==> run Z <==
## cordic_advanced
module cordic_advanced #(
    parameter DATA_WIDTH = 18,           
    parameter ANGLE_WIDTH = 32,          
    parameter ITERATIONS = 18,           
    parameter PIPELINE_STAGES = 18       
)(
    input  wire                         clk,
    input  wire                         rst_n,
    input  wire                         enable,
    input  wire signed [DATA_WIDTH-1:0] x_in,
    input  wire signed [DATA_WIDTH-1:0] y_in,
    input  wire signed [ANGLE_WIDTH-1:0] z_in,           
    input  wire                         data_valid_in,
    output wire                         data_ready_out,
    output wire signed [DATA_WIDTH:0]   x_out,
    output wire signed [DATA_WIDTH:0]   y_out,
    output wire signed [ANGLE_WIDTH-1:0] z_out,
    output wire                         data_valid_out,
    input  wire                         data_ready_in,
    output wire                         overflow,
    output wire [15:0]                  iterations_count,
    output wire [31:0]                  throughput_counter
);
Settings: LEC_CHECK=0, CAP_MARGIN=40, CORE_ASPECT_RATIO=0.5, CORE_MARGIN=2, CORE_UTILIZATION=72, CTS_CLUSTER_DIAMETER=363, CTS_CLUSTER_SIZE=100, PLACE_DENSITY=0.38, SETUP_SLACK_MARGIN=0.46, SLEW_MARGIN=20; clock period 2.43 ns.
run.sh (not shown) runs the stock make flow with config.mk's settings and CLKGATE_MAP_FILE=.
==> run X (differences from run Z) <==
CAP_MARGIN = 20   (was 40)
CELL_PAD_IN_SITES_DETAIL_PLACEMENT = 2   (was unset)
CORE_ASPECT_RATIO = unset   (was 0.5)
CORE_UTILIZATION = 40   (was 72)
CTS_CLUSTER_DIAMETER = unset   (was 363)
CTS_CLUSTER_SIZE = unset   (was 100)
PLACE_DENSITY = unset   (was 0.38)
SETUP_SLACK_MARGIN = 1.23   (was 0.46)
==> flow/constraint.sdc (replaced) <==
create_clock -name core_clock -period 4.5 [get_ports {clk}]
set_input_delay 0.9000 -clock core_clock [delete_from_list [all_inputs] [get_ports {clk}]]
set_output_delay 0.9000 -clock core_clock [all_outputs]
set_load 0.01 [all_outputs]
==> run F (differences from run Z) <==
CAP_MARGIN = 15   (was 40)
CELL_PAD_IN_SITES_DETAIL_PLACEMENT = 1   (was unset)
CELL_PAD_IN_SITES_GLOBAL_PLACEMENT = 3   (was unset)
CORE_ASPECT_RATIO = 0.7   (was 0.5)
CORE_MARGIN = 9   (was 2)
CORE_UTILIZATION = 15   (was 72)
CTS_CLUSTER_DIAMETER = unset   (was 363)
CTS_CLUSTER_SIZE = 14   (was 100)
GPL_ROUTABILITY_DRIVEN = 0   (was unset)
GPL_TIMING_DRIVEN = 0   (was unset)
MAX_ROUTING_LAYER = met4   (was unset)
MIN_ROUTING_LAYER = met1   (was unset)
PLACE_DENSITY = unset   (was 0.38)
PLACE_DENSITY_LB_ADDON = 0.18   (was unset)
SETUP_SLACK_MARGIN = 1.46   (was 0.46)
SLEW_MARGIN = 40   (was 20)
TNS_END_PERCENT = 95   (was unset)
==> flow/constraint.sdc (replaced) <==
create_clock -name core_clock -period 6.37 [get_ports {clk}]
set_input_delay 1.2740 -clock core_clock [delete_from_list [all_inputs] [get_ports {clk}]]
set_output_delay 1.2740 -clock core_clock [all_outputs]
set_load 0.01 [all_outputs]
==> comparison <==
Run X never finished: it broke off in global routing. Run F produced a clean layout. Run Z stopped in clock tree synthesis, error DPL-0038. Synthesized area is the same in run Z and run X. In synthesized cell count, run Z and run F do not differ. In die area, run F is at 4.9 times the value of run Z.
==> figures <==
item	run F	run X	run Z
Status	no timing/DRC/antenna violations	stopped before the end	stopped before the end
Failing step	-	global routing	clock tree synthesis
Core Box Area	0.821 sq mm	0.309 sq mm	0.171 sq mm
Post-Place Cell Area	0.144 sq mm	0.132 sq mm	0.162 sq mm
Maximum clock insertion buffer count	4	4	-
Buffers inserted during post-CTS setup optimization	4	195	-
Die Size	0.860 sq mm	0.314 sq mm	0.176 sq mm
Number of buffers inserted during clock tree synthesis	189	185	-
H-tree Lvls	4	4	-
Number of buffers inserted for hold repair after clock tree synthesis	0	1	-
GPL Wtd Cong	-	0.897	1.01
# clock sinks	1398	1398	-
Fp_density	15.1%	40.1%	72.6%
Post-Place Worst Slack	376 ps	27.6 ps	-1500 ps
Post-DP HPWL	649 mm	450 mm	393 mm
Die Y-Extent	778 microns	561 microns	297 microns
Count of placed standard cells including taps	26200	18800	21000
Horizontal die size	1.10 mm	561 microns	591 microns

==> run a: inputs <==
cordic_advanced again, from the RTL that the note above started with.
make LEC_CHECK=0 CAP_MARGIN=20 CORE_MARGIN=2 CORE_UTILIZATION=72 PLACE_DENSITY=0.64 SLEW_MARGIN=20 finish   # period 3.64 ns
==> run b (differences from run a) <==
- CORE_UTILIZATION: 72 -> 40
- PLACE_DENSITY: 0.64 -> default
==> flow/constraint.sdc (replaced) <==
create_clock -name core_clock -period 4.5 [get_ports {clk}]
set_input_delay 0.9000 -clock core_clock [delete_from_list [all_inputs] [get_ports {clk}]]
set_output_delay 0.9000 -clock core_clock [all_outputs]
set_load 0.01 [all_outputs]
==> results <==
|  | run b | run a |
|---|---|---|
| Outcome | finished clean | finished with violations |
| Layout check failures | - | setup timing |
| Final-layout setup total negative slack | 0 ps | -142 ps |
| CP max stage cell | sky130_fd_sc_hd__dfrtp_1 | sky130_fd_sc_hd__a2111oi_4 |
| Number of instances on the worst hold path | 2 | 3 |
| Crit path time final | 4180 ps | 3720 ps |
| First-pass GRT wire length | 559000 µm | 610000 µm |
| WL/cell | 18.2 µm | 22.0 µm |
| Largest fanout on the critical path | 5 | 2 |
| Final GP Congestion | 0.905 | 1.03 |
| GRT Resource Usage Total | 0.215 | 0.427 |
| Post_cts resized | 0 | 93 |
| Critical Path Sink | y_pipe[11][18]$_DFFE_PN0P_ | x_pipe[17][18]$_DFFE_PN0P_ |
| Most used cell along the critical path | sky130_fd_sc_hd__ha_1 | sky130_fd_sc_hd__mux2i_1 |
| Count of clock-net buffers in the final layout | 236 | 234 |
| Slew of the pin with the lowest slew margin | 1100 ps | 1140 ps |

==> 01-25: inputs <==
==> flow/design.v <==
`timescale 1ns / 1ps
module cordic_advanced #(
    parameter DATA_WIDTH = 18,           
    parameter ANGLE_WIDTH = 32,          
    parameter ITERATIONS = 18,           
    parameter PIPELINE_STAGES = 18       
)(
    input  wire                         clk,
    input  wire                         rst_n,
    input  wire                         enable,
    input  wire signed [DATA_WIDTH-1:0] x_in,
    input  wire signed [DATA_WIDTH-1:0] y_in,
    input  wire signed [ANGLE_WIDTH-1:0] z_in,           
    input  wire                         data_valid_in,
    output wire                         data_ready_out,
    output wire signed [DATA_WIDTH:0]   x_out,
    output wire signed [DATA_WIDTH:0]   y_out,
    output wire signed [ANGLE_WIDTH-1:0] z_out,
    output wire                         data_valid_out,
    input  wire                         data_ready_in,
    output wire                         overflow,
    output wire [15:0]                  iterations_count,
    output wire [31:0]                  throughput_counter
);
    localparam real CORDIC_GAIN = 1.646760258121;
    localparam signed [DATA_WIDTH-1:0] K_INVERSE = 
        (DATA_WIDTH == 16) ? 16'd19898 :
        (DATA_WIDTH == 18) ? 18'd79593 :
        (DATA_WIDTH == 20) ? 20'd318371 : 16'd19898;
    function [ANGLE_WIDTH-1:0] atan_lut;
        input integer idx;
        begin
            case(idx)
                0:  atan_lut = 32'h20000000;   
                1:  atan_lut = 32'h12E4051E;   
                2:  atan_lut = 32'h09FB385B;   
                3:  atan_lut = 32'h051111D4;   
                4:  atan_lut = 32'h028B0D43;   
                5:  atan_lut = 32'h0145D7E1;   
                6:  atan_lut = 32'h00A2F61E;   
                7:  atan_lut = 32'h00517C55;   
                8:  atan_lut = 32'h0028BE53;   
                9:  atan_lut = 32'h00145F2E;   
                10: atan_lut = 32'h000A2F98;   
                11: atan_lut = 32'h000517CC;   
                12: atan_lut = 32'h00028BE6;   
                13: atan_lut = 32'h000145F3;   
                14: atan_lut = 32'h0000A2F9;
                15: atan_lut = 32'h0000517D;
                16: atan_lut = 32'h000028BE;
                17: atan_lut = 32'h0000145F;
                18: atan_lut = 32'h00000A2F;
                19: atan_lut = 32'h00000518;
                20: atan_lut = 32'h0000028C;
                21: atan_lut = 32'h00000146;
                22: atan_lut = 32'h000000A3;
                23: atan_lut = 32'h00000051;
                24: atan_lut = 32'h00000028;
                25: atan_lut = 32'h00000014;
                26: atan_lut = 32'h0000000A;
                27: atan_lut = 32'h00000005;
                28: atan_lut = 32'h00000002;
                29: atan_lut = 32'h00000001;
                default: atan_lut = 32'h00000000;
            endcase
        end
    endfunction
    reg signed [DATA_WIDTH:0]   x_pipe [0:PIPELINE_STAGES];
    reg signed [DATA_WIDTH:0]   y_pipe [0:PIPELINE_STAGES];
    reg signed [ANGLE_WIDTH-1:0] z_pipe [0:PIPELINE_STAGES];
    reg                         valid_pipe [0:PIPELINE_STAGES];
    reg [15:0] iteration_counter;
    reg [31:0] throughput_cnt;
    reg        overflow_flag;
    assign data_ready_out = enable;
    assign data_valid_out = valid_pipe[PIPELINE_STAGES];
    assign iterations_count = iteration_counter;
    assign throughput_counter = throughput_cnt;
    assign overflow = overflow_flag;
    wire [1:0] quadrant;
    assign quadrant = z_in[ANGLE_WIDTH-1:ANGLE_WIDTH-2];
    always @(posedge clk or negedge rst_n) begin
        if (!rst_n) begin
            x_pipe[0] <= 0;
            y_pipe[0] <= 0;
            z_pipe[0] <= 0;
            valid_pipe[0] <= 0;
        end else if (enable && data_valid_in) begin
            valid_pipe[0] <= 1'b1;
            case (quadrant)
                2'b00, 2'b11: begin   
                    x_pipe[0] <= {x_in[DATA_WIDTH-1], x_in};
                    y_pipe[0] <= {y_in[DATA_WIDTH-1], y_in};
                    z_pipe[0] <= z_in;
                end
                2'b01: begin   
                    x_pipe[0] <= -{y_in[DATA_WIDTH-1], y_in};
                    y_pipe[0] <= {x_in[DATA_WIDTH-1], x_in};
                    z_pipe[0] <= {2'b00, z_in[ANGLE_WIDTH-3:0]};
                end
                2'b10: begin   
                    x_pipe[0] <= {y_in[DATA_WIDTH-1], y_in};
                    y_pipe[0] <= -{x_in[DATA_WIDTH-1], x_in};
                    z_pipe[0] <= {2'b11, z_in[ANGLE_WIDTH-3:0]};
                end
            endcase
        end else if (enable) begin
            valid_pipe[0] <= 0;
        end
    end
    genvar i;
    generate
        for (i = 0; i < PIPELINE_STAGES; i = i + 1) begin : cordic_pipeline
            wire decision_sign;
            wire signed [DATA_WIDTH:0] x_shifted, y_shifted;
            assign x_shifted = x_pipe[i] >>> i;
            assign y_shifted = y_pipe[i] >>> i;
            assign decision_sign = z_pipe[i][ANGLE_WIDTH-1];
            always @(posedge clk or negedge rst_n) begin
                if (!rst_n) begin
                    x_pipe[i+1] <= 0;
                    y_pipe[i+1] <= 0;
                    z_pipe[i+1] <= 0;
                    valid_pipe[i+1] <= 0;
                end else if (enable) begin
                    valid_pipe[i+1] <= valid_pipe[i];
                    if (valid_pipe[i]) begin
                        if (decision_sign) begin   
                            x_pipe[i+1] <= x_pipe[i] + y_shifted;
                            y_pipe[i+1] <= y_pipe[i] - x_shifted;
                            z_pipe[i+1] <= z_pipe[i] + atan_lut(i);
                        end else begin   
                            x_pipe[i+1] <= x_pipe[i] - y_shifted;
                            y_pipe[i+1] <= y_pipe[i] + x_shifted;
                            z_pipe[i+1] <= z_pipe[i] - atan_lut(i);
                        end
                    end else begin
                        x_pipe[i+1] <= x_pipe[i];
                        y_pipe[i+1] <= y_pipe[i];
                        z_pipe[i+1] <= z_pipe[i];
                    end
                end
            end
        end
    endgenerate
    assign x_out = x_pipe[PIPELINE_STAGES];
    assign y_out = y_pipe[PIPELINE_STAGES];
    assign z_out = z_pipe[PIPELINE_STAGES];
    always @(posedge clk or negedge rst_n) begin
        if (!rst_n) begin
            overflow_flag <= 0;
        end else begin
            if (valid_pipe[PIPELINE_STAGES]) begin
                overflow_flag <= (x_pipe[PIPELINE_STAGES] == {1'b1, {DATA_WIDTH{1'b0}}}) ||
                                 (y_pipe[PIPELINE_STAGES] == {1'b1, {DATA_WIDTH{1'b0}}});
            end
        end
    end
    always @(posedge clk or negedge rst_n) begin
        if (!rst_n) begin
            iteration_counter <= 0;
            throughput_cnt <= 0;
        end else begin
            if (data_valid_in && enable)
                iteration_counter <= iteration_counter + 1;
            if (data_valid_out && data_ready_in)
                throughput_cnt <= throughput_cnt + 1;
        end
    end
endmodule
module cordic_sincos #(
    parameter DATA_WIDTH = 18,
    parameter ANGLE_WIDTH = 32,
    parameter PIPELINE_STAGES = 18
)(
    input  wire                         clk,
    input  wire                         rst_n,
    input  wire                         enable,
    input  wire signed [ANGLE_WIDTH-1:0] angle,
    input  wire                         angle_valid,
    output wire                         angle_ready,
    output wire signed [DATA_WIDTH:0]   cos_out,
    output wire signed [DATA_WIDTH:0]   sin_out,
    output wire                         result_valid,
    input  wire                         result_ready
);
    localparam signed [DATA_WIDTH-1:0] K_INV = 
        (DATA_WIDTH == 16) ? 16'd19898 :
        (DATA_WIDTH == 18) ? 18'd79593 :
        (DATA_WIDTH == 20) ? 20'd318371 : 16'd19898;
    wire overflow;
    wire [15:0] iter_count;
    wire [31:0] throughput;
    cordic_advanced #(
        .DATA_WIDTH(DATA_WIDTH),
        .ANGLE_WIDTH(ANGLE_WIDTH),
        .ITERATIONS(PIPELINE_STAGES),
        .PIPELINE_STAGES(PIPELINE_STAGES)
    ) cordic_core (
        .clk(clk),
        .rst_n(rst_n),
        .enable(enable),
        .x_in(K_INV),
        .y_in({DATA_WIDTH{1'b0}}),
        .z_in(angle),
        .data_valid_in(angle_valid),
        .data_ready_out(angle_ready),
        .x_out(cos_out),
        .y_out(sin_out),
        .z_out(),
        .data_valid_out(result_valid),
        .data_ready_in(result_ready),
        .overflow(overflow),
        .iterations_count(iter_count),
        .throughput_counter(throughput)
    );
endmodule
==> flow/run.sh <==
#!/bin/bash
# the make line also repeats each setting of config.mk as NAME=value (left out here)
make -C /OpenROAD-flow-scripts/flow DESIGN_CONFIG=/design/flow/config.mk WORK_HOME=/design/flow/orfs CLKGATE_MAP_FILE= finish
==> flow/config.mk <==
export PLATFORM = sky130hd
export DESIGN_NAME = cordic_advanced
export DESIGN_NICKNAME = cordic_advanced
export VERILOG_FILES = /design/flow/design.v
export SDC_FILE = /design/flow/constraint.sdc
export NUM_CORES = 4
export LEC_CHECK = 0
export CAP_MARGIN = 20
export CORE_ASPECT_RATIO = 0.5
export CORE_MARGIN = 2
export CORE_UTILIZATION = 72
export CTS_CLUSTER_DIAMETER = 363
export CTS_CLUSTER_SIZE = 100
export PLACE_DENSITY = 0.38
export SETUP_SLACK_MARGIN = 0.46
export SLEW_MARGIN = 20
==> flow/constraint.sdc <==
create_clock -name core_clock -period 2.43 [get_ports {clk}]
set_input_delay 0.4860 -clock core_clock [delete_from_list [all_inputs] [get_ports {clk}]]
set_output_delay 0.4860 -clock core_clock [all_outputs]
set_load 0.01 [all_outputs]
==> inputs of 09-03, as changes to 01-25 <==
==> flow/config.mk (replaced) <==
export PLATFORM = sky130hd
export DESIGN_NAME = cordic_advanced
export DESIGN_NICKNAME = cordic_advanced
export VERILOG_FILES = /design/flow/design.v
export SDC_FILE = /design/flow/constraint.sdc
export NUM_CORES = 4
export LEC_CHECK = 0
export CAP_MARGIN = 20
export CELL_PAD_IN_SITES_DETAIL_PLACEMENT = 1
export CORE_ASPECT_RATIO = 0.64
export CORE_MARGIN = 10
export CORE_UTILIZATION = 72
export CTS_CLUSTER_DIAMETER = 358
export CTS_CLUSTER_SIZE = 69
export GPL_ROUTABILITY_DRIVEN = 0
export GPL_TIMING_DRIVEN = 0
export MAX_ROUTING_LAYER = met4
export MIN_ROUTING_LAYER = met2
export PLACE_DENSITY = 0.7
export SLEW_MARGIN = 5
==> flow/constraint.sdc (replaced) <==
create_clock -name core_clock -period 4.5 [get_ports {clk}]
set_input_delay 0.9000 -clock core_clock [delete_from_list [all_inputs] [get_ports {clk}]]
set_output_delay 0.9000 -clock core_clock [all_outputs]
set_load 0.01 [all_outputs]
==> inputs of 04-14, as changes to 01-25 <==
==> flow/config.mk (replaced) <==
export PLATFORM = sky130hd
export DESIGN_NAME = cordic_advanced
export DESIGN_NICKNAME = cordic_advanced
export VERILOG_FILES = /design/flow/design.v
export SDC_FILE = /design/flow/constraint.sdc
export NUM_CORES = 4
export LEC_CHECK = 0
export CAP_MARGIN = 20
export CORE_MARGIN = 2
export CORE_UTILIZATION = 72
export PLACE_DENSITY = 0.64
export SETUP_SLACK_MARGIN = 1.06
export SLEW_MARGIN = 20
==> flow/constraint.sdc (replaced) <==
create_clock -name core_clock -period 3.64 [get_ports {clk}]
set_input_delay 0.7280 -clock core_clock [delete_from_list [all_inputs] [get_ports {clk}]]
set_output_delay 0.7280 -clock core_clock [all_outputs]
set_load 0.01 [all_outputs]
==> results.json <==
{
  "gp_congestion": 1.02,
  "rows": 152,
  "core_region_area_um2": 171000,
  "status": "did not finish",
  "error": "[ERROR GRT-0232] Routing congestion too high. Check the congestion heatmap in the GUI.",
  "die_x_um": 419,
  "pre_cts_ws_ns": -0.272,
  "failing_step": "global routing (5_1_grt)"
}
Source of the figures above: 04-14

==> results.json <==
{
  "status": "did not finish",
  "failing_step": "clock tree synthesis (4_1_cts)",
  "error": "[ERROR DPL-0038] Utilization greater than 100%, impossible to legalize",
  "core_region_area_um2": 171000,
  "gp_congestion": 1.01,
  "rows": 107
}
Source of the figures above: 01-25

==> results.json <==
{
  "status": "did not finish",
  "rows": 121,
  "die_x_um": 539,
  "failing_step": "detailed placement (3_5_place_dp)",
  "yosys_cells": 14926,
  "ys.flops": 1398,
  "core_region_area_um2": 170000,
  "error": "[ERROR DPL-0033] detailed placement checks failed during check placement.",
  "yosys_area_um2": 124000,
  "io_buffer_count": 190
}
Source of the figures above: 09-03

